==> wip/amber <==
// APB_Slave
module APB_Slave#( parameter DWIDTH = 32, AWIDTH = 5)            
(   input                                      PCLK,             
    input                                   PRESETn,             
    input                                     PSELx,             
    input                                   PENABLE,             
    input                        [AWIDTH-1:0] PADDR,             
    input                                    PWRITE,             
    input                       [DWIDTH-1:0] PWDATA,             
    output reg                  [DWIDTH-1:0] PRDATA,             
    output                                   PREADY,             
    output                                   PSLVERR             
);
clock: 8.39 ns
lec_check: 0
abc_area: 1
cap_margin: 20
cell_pad_in_sites_detail_placement: 1
core_aspect_ratio: 0.52
core_margin: 2
core_utilization: 37
cts_cluster_size: 46
gpl_timing_driven: 0
max_routing_layer: met4
place_density_lb_addon: 0.24
setup_slack_margin: 0.18
slew_margin: 20
run.sh (not shown) runs the stock make flow with config.mk's settings and CLKGATE_MAP_FILE=.
==> wip/delta: changes against wip/amber <==
==> flow/config.mk (replaced) <==
export PLATFORM = sky130hd
export DESIGN_NAME = APB_Slave
export DESIGN_NICKNAME = APB_Slave
export VERILOG_FILES = /design/flow/design.v
export SDC_FILE = /design/flow/constraint.sdc
export NUM_CORES = 4
export LEC_CHECK = 0
export CAP_MARGIN = 20
export CORE_MARGIN = 2
export CORE_UTILIZATION = 40
export SLEW_MARGIN = 20
==> flow/constraint.sdc (replaced) <==
create_clock -name core_clock -period 5.45 [get_ports {PCLK}]
set_input_delay 1.0900 -clock core_clock [delete_from_list [all_inputs] [get_ports {PCLK}]]
set_output_delay 1.0900 -clock core_clock [all_outputs]
set_load 0.01 [all_outputs]
==> flow_summary.yaml <==
# yosys + openroad results
grt:
  busiest_layer: "met1"
  grt_pass1_vias: 30633
cells_and_area:
  nFillCells: 12381
  inverters: 20
critical_path:
  path_cells: "clkdlybuf4s50_1 -> nand2_1 -> nor2_1 -> clkbuf_1 -> nand2_1 -> nand2_1 -> nor2_1 -> a21oi_1 -> clkdlybuf4s50_1"
  cpMostUsedCell: "nand2_1"
power:
  p_seq_share_pct: 51.6
synth:
  ys_cells: 4019
hold_path:
  whs_endpoint: "current_state[3]"
status:
  outcome: "finished clean"
# the run above: wip/amber

==> flow_summary.yaml <==
# yosys + openroad results
drt:
  drt_wl_total_um: 100000
  wl_met2_um: 47600
synth:
  ys_cells: 2130
  top_cell_area_share_pct: 78.2
critical_path:
  path_cells: "clkdlybuf4s50_1 -> or4_2 -> buf_12 -> o22ai_1 -> nor4_1 -> buf_4 -> a31oi_1 -> clkdlybuf4s50_1"
  worstSetupPathType: "in2out"
  cpMostUsedCell: "clkdlybuf4s50_1"
cells_and_area:
  dominant_cells: "sequential cells"
  inverters: 2
  nFillCells: 8111
hold_path:
  hold_path_class: "reg2reg"
  whs_endpoint: "current_state[4]"
power:
  p_seq_share_pct: 54.7
  power_leakage_nw: 15.5
grt:
  grt_pass1_vias: 20886
  busiest_layer: "met2"
status:
  outcome: "finished clean"
# the run above: wip/delta


* * *

==> job 8897 <==
==> flow/design.v <==
module APB_Slave#( parameter DWIDTH = 32, AWIDTH = 5)            
(   input                                      PCLK,             
    input                                   PRESETn,             
    input                                     PSELx,             
    input                                   PENABLE,             
    input                        [AWIDTH-1:0] PADDR,             
    input                                    PWRITE,             
    input                       [DWIDTH-1:0] PWDATA,             
    output reg                  [DWIDTH-1:0] PRDATA,             
    output                                   PREADY,             
    output                                   PSLVERR             
);  
    localparam                  [2:0] IDLE   = 3'b000;           
    localparam                  [2:0] READY  = 3'b001;           
    localparam                  [2:0] READ   = 3'b010;           
    localparam                  [2:0] WRITE  = 3'b011;           
    localparam                  [2:0] ERROR  = 3'b100;           
    reg                           [2:0] current_state;           
    reg                           [2:0]    next_state;           
    reg           [DWIDTH-1:0] mem_arr[2**AWIDTH-1:0];           
    wire          [AWIDTH-1:0]           base_address;           
    wire                                   PADDR_VALID;          
always @(posedge PCLK,negedge PRESETn)
    if(!PRESETn)
        current_state <= IDLE;  
    else
        current_state <= next_state;  
always @(*)
begin
    case(current_state)  
        IDLE : 
                next_state <= PSELx? READY:IDLE;  
        READY: 
                next_state <= !PSELx?                IDLE   
                            : !PADDR_VALID?         ERROR  
                            : !PENABLE?             READY  
                            : !PWRITE?              READ
                            :                       WRITE; 
        WRITE: 
                next_state <= !PSELx?                IDLE   
                            : !PENABLE?             READY  
                            :                       WRITE; 
        READ : 
                next_state <= !PSELx?                IDLE   
                            : !PENABLE?             READY  
                            :                       READ;  
        ERROR: 
                next_state <= PSELx&!PADDR_VALID?   ERROR  
                            : PSELx?                READY  
                            :                       IDLE;  
        default:
                next_state <= IDLE;
    endcase
end
always @(posedge PCLK)
begin
    if(current_state==READY && PSELx && PENABLE && PWRITE)
        mem_arr[PADDR] <= PWDATA;
end
always @(*)
begin
    if(current_state==READY && PSELx && PENABLE && !PWRITE)
        PRDATA = mem_arr[PADDR];
    else
        PRDATA = {DWIDTH{1'b0}};
end
    assign base_address[AWIDTH-1:0] = 'b0;
    assign PADDR_VALID = (PADDR>base_address) || (PADDR<(2**AWIDTH-1+base_address));
    assign PREADY= (current_state==READY);
    assign PSLVERR= (current_state==ERROR);
endmodule
==> flow/run.sh <==
#!/bin/bash
# the make line also repeats each setting of config.mk as NAME=value (left out here)
make -C /OpenROAD-flow-scripts/flow DESIGN_CONFIG=/design/flow/config.mk WORK_HOME=/design/flow/orfs CLKGATE_MAP_FILE= finish
==> flow/config.mk <==
export PLATFORM = sky130hd
export DESIGN_NAME = APB_Slave
export DESIGN_NICKNAME = APB_Slave
export VERILOG_FILES = /design/flow/design.v
export SDC_FILE = /design/flow/constraint.sdc
export NUM_CORES = 4
export LEC_CHECK = 0
export ABC_AREA = 1
export CAP_MARGIN = 20
export CELL_PAD_IN_SITES_DETAIL_PLACEMENT = 1
export CELL_PAD_IN_SITES_GLOBAL_PLACEMENT = 2
export CORE_ASPECT_RATIO = 0.52
export CORE_MARGIN = 2
export CORE_UTILIZATION = 37
export CTS_CLUSTER_SIZE = 46
export GPL_TIMING_DRIVEN = 0
export MAX_ROUTING_LAYER = met4
export PLACE_DENSITY_LB_ADDON = 0.24
export SETUP_SLACK_MARGIN = 0.27
export SLEW_MARGIN = 30
==> flow/constraint.sdc <==
create_clock -name core_clock -period 7.5 [get_ports {PCLK}]
set_input_delay 1.5000 -clock core_clock [delete_from_list [all_inputs] [get_ports {PCLK}]]
set_output_delay 1.5000 -clock core_clock [all_outputs]
set_load 0.01 [all_outputs]
==> job 779 (differences from job 8897) <==
ABC_AREA = default   (was 1)
CAP_MARGIN = 40   (was 20)
CELL_PAD_IN_SITES_DETAIL_PLACEMENT = default   (was 1)
CELL_PAD_IN_SITES_GLOBAL_PLACEMENT = default   (was 2)
CORE_ASPECT_RATIO = default   (was 0.52)
CORE_UTILIZATION = 72   (was 37)
CTS_CLUSTER_SIZE = 17   (was 46)
GPL_TIMING_DRIVEN = default   (was 0)
MAX_ROUTING_LAYER = default   (was met4)
PLACE_DENSITY_LB_ADDON = 0.0   (was 0.24)
SETUP_SLACK_MARGIN = -0.21   (was 0.27)
SLEW_MARGIN = 20   (was 30)
==> flow/constraint.sdc (replaced) <==
create_clock -name core_clock -period 3.09 [get_ports {PCLK}]
set_input_delay 0.6180 -clock core_clock [delete_from_list [all_inputs] [get_ports {PCLK}]]
set_output_delay 0.6180 -clock core_clock [all_outputs]
set_load 0.01 [all_outputs]
==> comparison <==
In job 8897 the die area is higher than in job 779, by about 110%. In job 8897 the worst hold slack is higher than in job 779, by 0.36 ns. Via count: job 8897 is higher than job 779 (32%). Job 8897 finished clean. Job 779 produced a layout that fails on negative setup slack. Between job 8897 and job 779, the lower setup slack is in job 779 (gap 0.51 ns).
==> figures <==
quantity	job 8897	job 779
Status	no timing/DRC/antenna violations	failed layout checks
Violated checks	-	negative setup slack
Post-layout nets	4314	2519
Worst Path Buf+Inv	4	6
Area enclosed by the die boundary	117400 µm²	56520 µm²
Post-Synth AOI/OAI Area	0.4163%	4.625%
Wire length on met3	13160 µm	11960 µm
Wire length on met1	72210 µm	36310 µm
Setup slack of the worst register-to-register path	4.47 ns	0.92 ns
Layout Cell Area excl Fill	50350 µm²	47520 µm²
Post-Synthesis Net Count	4061	2172

* * *

==> 12-02 <==
// APB_Slave: RTL as listed in full above, without the edits since
clock: 3.03 ns
lec_check: 0
cap_margin: 20
core_margin: 2
core_utilization: 72
cts_cluster_diameter: 227
slew_margin: 20
==> inputs of 07-07, as changes to 12-02 <==
Settings changed: ABC_AREA from default to 0, CELL_PAD_IN_SITES_DETAIL_PLACEMENT from default to 0, CORE_ASPECT_RATIO from default to 0.52, CTS_CLUSTER_DIAMETER 227 to default, CTS_CLUSTER_SIZE from default to 46, GPL_TIMING_DRIVEN from default to 1, MAX_ROUTING_LAYER from default to met4, PLACE_DENSITY_LB_ADDON from default to 0.03, SETUP_SLACK_MARGIN from default to 0.9.
==> qor summary <==
| item | 12-02 | 07-07 |
|---|---|---|
| Core area | 53,900 um^2 | 53,700 um^2 |
| M1 wire length | 38,000 um | 41,500 um |
| Largest incremental delay on the critical path | 0.42 ns | 0.33 ns |
| Sequential fraction of total cell area | 64.1% | 61.9% |
| Clock share of power | 40.2% | 39.0% |
| Total clock buffers created by CTS | 96 | 82 |
| Worst Setup Slack post-DPL | -1.12 ns | -1.22 ns |
| Worst path setup slack after routing | -0.158 ns | -0.232 ns |
| Result of the run | complete, but fails checks | complete, but fails checks |
| Reasons for failing layout checks | setup timing | setup timing |
| Global routing usage summed across all routing layers | 37.1% | 42.8% |
| Signed area change from the synthesized netlist to the final layout | 22.4% | 26.8% |
| GR Util met3 | 8.33% | 11.8% |
| Fin util | 89.3% | 93.0% |
| Post-route fraction of the period consumed by the critical path | 105% | 108% |
| Max frequency | 0.314 GHz | 0.307 GHz |

* * *

==> inputs of run a <==
Starts from the design.v that is shown in full above.
==> flow/config.mk <==
export PLATFORM = sky130hd
export DESIGN_NAME = APB_Slave
export DESIGN_NICKNAME = APB_Slave
export VERILOG_FILES = /design/flow/design.v
export SDC_FILE = /design/flow/constraint.sdc
export NUM_CORES = 4
export LEC_CHECK = 0
export CAP_MARGIN = 20
export CELL_PAD_IN_SITES_GLOBAL_PLACEMENT = 2
export CORE_MARGIN = 2
export CORE_UTILIZATION = 40
export CTS_CLUSTER_DIAMETER = 230
export GPL_ROUTABILITY_DRIVEN = 0
export HOLD_SLACK_MARGIN = 0.07
export MIN_ROUTING_LAYER = met2
export SLEW_MARGIN = 20
==> flow/constraint.sdc <==
create_clock -name core_clock -period 5.5 [get_ports {PCLK}]
set_input_delay 1.1000 -clock core_clock [delete_from_list [all_inputs] [get_ports {PCLK}]]
set_output_delay 1.1000 -clock core_clock [all_outputs]
set_load 0.01 [all_outputs]
==> inputs of run b, as changes to run a <==
==> flow/config.mk (replaced) <==
export PLATFORM = sky130hd
export DESIGN_NAME = APB_Slave
export DESIGN_NICKNAME = APB_Slave
export VERILOG_FILES = /design/flow/design.v
export SDC_FILE = /design/flow/constraint.sdc
export NUM_CORES = 4
export LEC_CHECK = 0
export CAP_MARGIN = 40
export CORE_ASPECT_RATIO = 0.89
export CORE_MARGIN = 2
export CORE_UTILIZATION = 72
export CTS_CLUSTER_DIAMETER = 328
export CTS_CLUSTER_SIZE = 19
export PLACE_DENSITY_LB_ADDON = 0.04
export SETUP_SLACK_MARGIN = 0.87
export SLEW_MARGIN = 20
export TNS_END_PERCENT = 80
==> flow/constraint.sdc (replaced) <==
create_clock -name core_clock -period 3.03 [get_ports {PCLK}]
set_input_delay 0.6060 -clock core_clock [delete_from_list [all_inputs] [get_ports {PCLK}]]
set_output_delay 0.6060 -clock core_clock [all_outputs]
set_load 0.01 [all_outputs]
==> qor summary <==
metric	run b	run a
Pin count of the biggest net entering global routing	40	58
Clock-cell share of area	3.457%	7.357%
Comb group	1.58 mW	0.679 mW
P per Cell Area	529.5 mW/mm^2	356.5 mW/mm^2
Core Region	0.05375 mm^2	0.09799 mm^2
WP buf/inv	9	5
Highest-delay cell along the critical path	sky130_fd_sc_hd__nor4_2	sky130_fd_sc_hd__clkdlybuf4s50_1
Setup slack on the worst flop-to-flop path	0.96 ns	2.14 ns
Transition at the pin with the smallest max-transition slack	0.6300 ns	1.092 ns
Required time of the critical path	2.42 ns	4.40 ns
Clock H-tree levels	2	3
Outcome	failed layout checks	finished clean
Violated checks	negative setup slack	-
CP peak stage delay	0.29 ns	0.68 ns
First-pass GRT wire length	150.1 mm	157.4 mm
Chip footprint	0.05652 mm^2	0.1009 mm^2
Part of the total power dissipated in combinational logic	6.2%	4.1%
Number of fill cells in the layout	1897	8180
Length of routed met3 wiring	14.40 mm	48.83 mm
Nets	2512	2374
Average detailed-routed wire length per instance	34.38 um	30.02 um
Post-CTS Resized	345	0
Clock network latency to the later pin of the worst-skew pair	0.66 ns	0.70 ns
Post-detailed-routing wire length	109.8 mm	111.7 mm
Fin crit share	105.4%	97.11%

* * *

==> inputs of job 4558 <==
// APB_Slave: RTL as listed in full above, without the edits since
Settings: LEC_CHECK=0, CAP_MARGIN=0, CORE_ASPECT_RATIO=0.93, CORE_MARGIN=2, CORE_UTILIZATION=72, CTS_CLUSTER_DIAMETER=355, CTS_CLUSTER_SIZE=14, GPL_ROUTABILITY_DRIVEN=0, PLACE_DENSITY_LB_ADDON=0.02, SLEW_MARGIN=20; clock period 3.05 ns.
==> inputs of job 5306, as changes to job 4558 <==
Settings changed: ABC_AREA from default to 1, CAP_MARGIN 0 to 20, CELL_PAD_IN_SITES_DETAIL_PLACEMENT from default to 1, CELL_PAD_IN_SITES_GLOBAL_PLACEMENT from default to 2, CORE_ASPECT_RATIO 0.93 to 1.49, CORE_UTILIZATION 72 to 37, CTS_CLUSTER_DIAMETER 355 to default, CTS_CLUSTER_SIZE 14 to 46, GPL_ROUTABILITY_DRIVEN 0 to default, GPL_TIMING_DRIVEN from default to 0, MAX_ROUTING_LAYER from default to met4, PLACE_DENSITY_LB_ADDON 0.02 to 0.24, SETUP_SLACK_MARGIN from default to 0.27, SLEW_MARGIN 20 to 30, TNS_END_PERCENT from default to 30.
==> flow/constraint.sdc (replaced) <==
create_clock -name core_clock -period 5.57 [get_ports {PCLK}]
set_input_delay 1.1140 -clock core_clock [delete_from_list [all_inputs] [get_ports {PCLK}]]
set_output_delay 1.1140 -clock core_clock [all_outputs]
set_load 0.01 [all_outputs]
==> inputs of job 4432, as changes to job 4558 <==
Settings changed: CAP_MARGIN 0 to 20, CORE_ASPECT_RATIO 0.93 to default, CORE_UTILIZATION 72 to 68, CTS_CLUSTER_DIAMETER 355 to default, CTS_CLUSTER_SIZE 14 to default, GPL_ROUTABILITY_DRIVEN 0 to default, PLACE_DENSITY_LB_ADDON 0.02 to default, SETUP_SLACK_MARGIN from default to 1.06.
==> flow/constraint.sdc (replaced) <==
create_clock -name core_clock -period 3.64 [get_ports {PCLK}]
set_input_delay 0.7280 -clock core_clock [delete_from_list [all_inputs] [get_ports {PCLK}]]
set_output_delay 0.7280 -clock core_clock [all_outputs]
set_load 0.01 [all_outputs]
==> comparison <==
- Sequential share of layout area, lowest first: job 5306, job 4432, job 4558.
- Of job 5306 and job 4432, job 5306 has the higher cell count (gap 77%, measured against job 4432).
- First-iteration DRC count: job 5306 < job 4432 < job 4558.
- In synthesized area, job 4432 and job 4558 do not differ.
- Between job 4432 and job 5306, the lower via count is in job 4432 (gap about 24%, measured against job 5306).
- Clock-buffer cell count, highest first: job 5306, job 4432, job 4558.
- Design area, highest first: job 5306, job 4432, job 4558.
- Worst hold slack, lowest first: job 4558, job 4432, job 5306.
- Core utilization: job 5306 < job 4432 < job 4558.
- Clock power: job 5306 < job 4558 < job 4432.
- Job 4558 reached the layout checks and failed them: setup timing. Job 5306 produced a clean layout. Job 4432 ran to the end with no violations.
- Critical path depth is the same in job 4558 and job 4432.
Power and IR drop assume default switching activity.
